==> run a <==
==> flow/design.v <==
`timescale 1ns / 1ps
module rotr
    #(parameter BW = 64)
    (
        input [BW - 1:0] val,     
        input [5:0] n_1,          
        input [5:0] n_2,          
        output [BW - 1:0] out
    );
    assign out = ((val >> n_1) | (val << (BW - n_1))) ^ ((val >> n_2) | (val << (BW - n_2)));
endmodule
`timescale 1ns / 1ps
module round_counter (
    input clk,               
    input load,              
    input inc,               
    output reg [3:0] dout,   
    output reg done          
);
    always @(posedge clk) begin
        if (load) begin
            dout <= 0;        
            done <= 0;
        end
        else if (inc && !done) begin
            dout <= dout + 1;        
            if (dout == 4'd11)       
                done <= 1;
        end
    end
endmodule
`timescale 1ns / 1ps
module ascon_p_serial_multiround     
     #(parameter BW = 64) (
         input clk,
         input rstn,
         input en,                        
         input en_inc,                    
         input [2:0] slice_idx,           
         input [BW-1:0] slice_in,         
         output reg [BW-1:0] slice_out,   
         output done                      
     );
    reg [BW-1:0] state [0:4];
    wire [3:0] round;
    wire [BW*5 - 1:0] next_state_w;
    always @(posedge clk or negedge rstn) begin
        if (!rstn) begin
            state[0] <= 0; state[1] <= 0; state[2] <= 0;
            state[3] <= 0; state[4] <= 0;
        end else if (en) begin
            state[slice_idx] <= slice_in;
        end 
        else if (en_inc && !done) begin
            {state[0], state[1], state[2], state[3], state[4]} <= next_state_w;
        end
    end
    wire [BW-1:0] s_rc0, s_rc1, s_rc2, s_rc3, s_rc4;
    wire [BW-1:0] s_p1_0, s_p1_1, s_p1_2, s_p1_3, s_p1_4;
    wire [BW-1:0] t0, t1, t2, t3, t4;
    wire [BW-1:0] s_p2_0, s_p2_1, s_p2_2, s_p2_3, s_p2_4;
    wire [BW-1:0] s_sub_0, s_sub_1, s_sub_2, s_sub_3, s_sub_4;
    wire [BW-1:0] s_q0, s_q1, s_q2, s_q3, s_q4;
    wire [BW-1:0] s_ld_0, s_ld_1, s_ld_2, s_ld_3, s_ld_4;
    assign s_rc0 = state[0];
    assign s_rc1 = state[1];
    assign s_rc2 = state[2] ^ {{56'd0}, (8'd240 - 8'd15 * round)};  
    assign s_rc3 = state[3];
    assign s_rc4 = state[4];
    assign s_p1_0 = s_rc0 ^ s_rc4;
    assign s_p1_4 = s_rc4 ^ s_rc3;
    assign s_p1_2 = s_rc2 ^ s_rc1;
    assign s_p1_1 = s_rc1;
    assign s_p1_3 = s_rc3;
    assign t0 = (~s_p1_0) & s_p1_1;
    assign t1 = (~s_p1_1) & s_p1_2;
    assign t2 = (~s_p1_2) & s_p1_3;
    assign t3 = (~s_p1_3) & s_p1_4;
    assign t4 = (~s_p1_4) & s_p1_0;
    assign s_p2_0 = s_p1_0 ^ t1;
    assign s_p2_1 = s_p1_1 ^ t2;
    assign s_p2_2 = s_p1_2 ^ t3;
    assign s_p2_3 = s_p1_3 ^ t4;
    assign s_p2_4 = s_p1_4 ^ t0;
    assign s_sub_1 = s_p2_1 ^ s_p2_0;
    assign s_sub_0 = s_p2_0 ^ s_p2_4;
    assign s_sub_3 = s_p2_3 ^ s_p2_2;
    assign s_sub_2 = s_p2_2 ^ {BW{1'b1}};
    assign s_sub_4 = s_p2_4;
    assign s_ld_0 = s_sub_0 ^ s_q0;
    assign s_ld_1 = s_sub_1 ^ s_q1;
    assign s_ld_2 = s_sub_2 ^ s_q2;
    assign s_ld_3 = s_sub_3 ^ s_q3;
    assign s_ld_4 = s_sub_4 ^ s_q4;
    assign next_state_w = {s_ld_0, s_ld_1, s_ld_2, s_ld_3, s_ld_4};
    reg [BW-1:0] tmp_out;
    always @(*) begin
        case (slice_idx)
            3'd0: tmp_out = state[0];
            3'd1: tmp_out = state[1];
            3'd2: tmp_out = state[2];
            3'd3: tmp_out = state[3];
            3'd4: tmp_out = state[4];
            default: tmp_out = 0;
        endcase
    end
    always @(posedge clk or negedge rstn) begin
        if (!rstn)
            slice_out <= 'd0;
        else 
            slice_out <= tmp_out;
    end
    round_counter round_ctr (
        .clk(clk),
        .load(!rstn || en),    
        .inc(en_inc),
        .dout(round),
        .done(done)
    );
    rotr ROT0(.val(s_sub_0), .n_1(19), .n_2(28), .out(s_q0));
    rotr ROT1(.val(s_sub_1), .n_1(61), .n_2(39), .out(s_q1));
    rotr ROT2(.val(s_sub_2), .n_1(1),  .n_2(6),  .out(s_q2));
    rotr ROT3(.val(s_sub_3), .n_1(10), .n_2(17), .out(s_q3));
    rotr ROT4(.val(s_sub_4), .n_1(7),  .n_2(41), .out(s_q4));
endmodule
==> flow/run.sh <==
#!/bin/bash
# the make line also repeats each setting of config.mk as NAME=value (left out here)
make -C /OpenROAD-flow-scripts/flow DESIGN_CONFIG=/design/flow/config.mk WORK_HOME=/design/flow/orfs CLKGATE_MAP_FILE= finish
==> flow/config.mk <==
export PLATFORM = sky130hd
export DESIGN_NAME = ascon_p_serial_multiround
export DESIGN_NICKNAME = ascon_p_serial_multiround
export VERILOG_FILES = /design/flow/design.v
export SDC_FILE = /design/flow/constraint.sdc
export NUM_CORES = 4
export LEC_CHECK = 0
export CAP_MARGIN = 40
export CORE_MARGIN = 2
export CORE_UTILIZATION = 70
export CTS_CLUSTER_DIAMETER = 49
export CTS_CLUSTER_SIZE = 32
export SLEW_MARGIN = 20
==> flow/constraint.sdc <==
create_clock -name core_clock -period 3.08 [get_ports {clk}]
set_input_delay 0.6160 -clock core_clock [delete_from_list [all_inputs] [get_ports {clk}]]
set_output_delay 0.6160 -clock core_clock [all_outputs]
set_load 0.01 [all_outputs]
==> run b: changes against run a <==
CAP_MARGIN = 20   (was 40)
CORE_UTILIZATION = 72   (was 70)
CTS_CLUSTER_DIAMETER = unset   (was 49)
CTS_CLUSTER_SIZE = unset   (was 32)
TNS_END_PERCENT = 5   (was unset)
==> flow/constraint.sdc (replaced) <==
create_clock -name core_clock -period 3.49 [get_ports {clk}]
set_input_delay 0.6980 -clock core_clock [delete_from_list [all_inputs] [get_ports {clk}]]
set_output_delay 0.6980 -clock core_clock [all_outputs]
set_load 0.01 [all_outputs]
==> run c: changes against run a <==
ABC_AREA = 1   (was unset)
CAP_MARGIN = 25   (was 40)
CELL_PAD_IN_SITES_DETAIL_PLACEMENT = 2   (was unset)
CELL_PAD_IN_SITES_GLOBAL_PLACEMENT = 3   (was unset)
CORE_ASPECT_RATIO = 1.33   (was unset)
CORE_MARGIN = 6   (was 2)
CORE_UTILIZATION = 63   (was 70)
CTS_CLUSTER_DIAMETER = 126   (was 49)
CTS_CLUSTER_SIZE = unset   (was 32)
GPL_ROUTABILITY_DRIVEN = 0   (was unset)
GPL_TIMING_DRIVEN = 1   (was unset)
MAX_ROUTING_LAYER = met5   (was unset)
==> flow/constraint.sdc (replaced) <==
create_clock -name core_clock -period 6.37 [get_ports {clk}]
set_input_delay 1.2740 -clock core_clock [delete_from_list [all_inputs] [get_ports {clk}]]
set_output_delay 1.2740 -clock core_clock [all_outputs]
set_load 0.01 [all_outputs]
==> run d: changes against run a <==
CAP_MARGIN = 20   (was 40)
CORE_UTILIZATION = 72   (was 70)
CTS_CLUSTER_SIZE = 31   (was 32)
PLACE_DENSITY = 0.95   (was unset)
==> results <==
Register-to-register slack: run a is lower than run b (310 ps). Run c stopped in global placement without I/O (3_1_place_gp_skip_io), error GPL-0301. Run b completed, yet does not pass: capacitance limit, slew limit, setup timing. Run a reached the layout checks and failed them: setup timing. Run d failed in global routing (5_1_grt) (GRT-0232). Between run a and run b, the lower fmax is in run b (gap about 2.5%, measured against run b). Final area: run a is higher than run b (5.7%). Of run b and run a, run a has the higher worst hold slack (gap 370 ps).
==> figures <==
Synthesis area per yosys: run a 0.03263 mm2; run c 0.03601 mm2; run d 0.03263 mm2; run b 0.03263 mm2
Post-synth cell types: run a 45; run c 47; run d 45; run b 45
Clock network area share: run a 4.579%; run c -; run d -; run b 4.108%
Latest clock arrival within the worst-skew pair: run a 640 ps; run c -; run d -; run b 610 ps
Status: run a failed layout checks; run c did not finish; run d did not finish; run b failed layout checks
Last stage reached: run a -; run c global placement without I/O (3_1_place_gp_skip_io); run d global routing (5_1_grt); run b -
Reasons for failing layout checks: run a setup timing; run c -; run d -; run b capacitance limit, slew limit, setup timing
Combined area of the multi-input logic cells: run a 0.02280 mm2; run c -; run d -; run b 0.02221 mm2
Peak per-stage delay on the critical path: run a 470 ps; run c -; run d -; run b 680 ps
Launching element type of the critical path: run a flip-flop; run c -; run d -; run b flip-flop
Proportion of cell area occupied by multi-input gates: run a 56.61%; run c -; run d -; run b 58.29%
Clock tree from TritonCTS: run a done; run c -; run d -; run b done

* * *

==> v26 <==
// ascon_p_serial_multiround: RTL as listed in full above, without the edits since
clock: 3.61 ns
lec_check: 0
cap_margin: 20
core_margin: 2
core_utilization: 71
cts_cluster_diameter: 193
max_routing_layer: met4
slew_margin: 20
run.sh (not shown) runs the stock make flow with config.mk's settings and CLKGATE_MAP_FILE=.
==> inputs of v23, as changes to v26 <==
--- a/flow/config.mk
+++ b/flow/config.mk
@@ -6,8 +6,12 @@
 export NUM_CORES = 4
 export LEC_CHECK = 0
+export ABC_AREA = 1
 export CAP_MARGIN = 20
+export CORE_ASPECT_RATIO = 0.5
 export CORE_MARGIN = 2
-export CORE_UTILIZATION = 71
-export CTS_CLUSTER_DIAMETER = 193
-export MAX_ROUTING_LAYER = met4
+export CORE_UTILIZATION = 72
+export CTS_CLUSTER_DIAMETER = 351
+export CTS_CLUSTER_SIZE = 96
+export PLACE_DENSITY = 0.4
 export SLEW_MARGIN = 20
+export TNS_END_PERCENT = 10
==> flow/constraint.sdc (replaced) <==
create_clock -name core_clock -period 1.6 [get_ports {clk}]
set_input_delay 0.3200 -clock core_clock [delete_from_list [all_inputs] [get_ports {clk}]]
set_output_delay 0.3200 -clock core_clock [all_outputs]
set_load 0.01 [all_outputs]
==> inputs of v5, as changes to v26 <==
--- a/flow/config.mk
+++ b/flow/config.mk
@@ -6,8 +6,13 @@
 export NUM_CORES = 4
 export LEC_CHECK = 0
-export CAP_MARGIN = 20
-export CORE_MARGIN = 2
+export ABC_AREA = 0
+export CAP_MARGIN = 10
+export CELL_PAD_IN_SITES_DETAIL_PLACEMENT = 0
+export CORE_MARGIN = 8
 export CORE_UTILIZATION = 71
-export CTS_CLUSTER_DIAMETER = 193
+export CTS_CLUSTER_SIZE = 22
+export GPL_TIMING_DRIVEN = 1
 export MAX_ROUTING_LAYER = met4
+export PLACE_DENSITY = 0.55
+export SETUP_SLACK_MARGIN = 0.67
 export SLEW_MARGIN = 20
==> flow/constraint.sdc (replaced) <==
create_clock -name core_clock -period 4.49 [get_ports {clk}]
set_input_delay 0.8980 -clock core_clock [delete_from_list [all_inputs] [get_ports {clk}]]
set_output_delay 0.8980 -clock core_clock [all_outputs]
set_load 0.01 [all_outputs]
==> notes.md <==
The full implementation flow was run.

Measured on the final layout, the clock distribution area share stands at ~4%. The run did not pass the layout checks because of negative setup slack. In this run the layout overhead on the synthesized area is reported as 18.4%.

Once routing completed, OpenROAD measured the worst setup slack at -0.556 ns. The initialized floorplan defines 78 standard-cell rows. The flow ran to the end, but the layout failed its checks.

From the final report, the count of setup violators was given as approximately 48.
the above is filed under v26

==> notes.md <==
Physical design

The run stopped with a tool error. In the Yosys report, the sequential cells make up 27.0% of the chip area. The tool reported: "[ERROR DPL-0038] Utilization greater than 100%, impossible to legalize". Per the run summary, the flow got no further than detailed placement. The die height stands at 162 um.

The number of placement rows stands at approximately 57. Sorting the synthesized cells by how often they occur yields nand2_1, inv_1, nand3_1.
the above is filed under v23

==> notes.md <==
The full implementation flow was run.

Endpoints with negative setup slack in the final report add up to 0. The flow ran to the end and the layout has no timing, DRC or antenna violations. The floorplan has 78 rows. The fraction of final cell area spent on clock buffers and inverters in this run is 4.14%.
the above is filed under v5

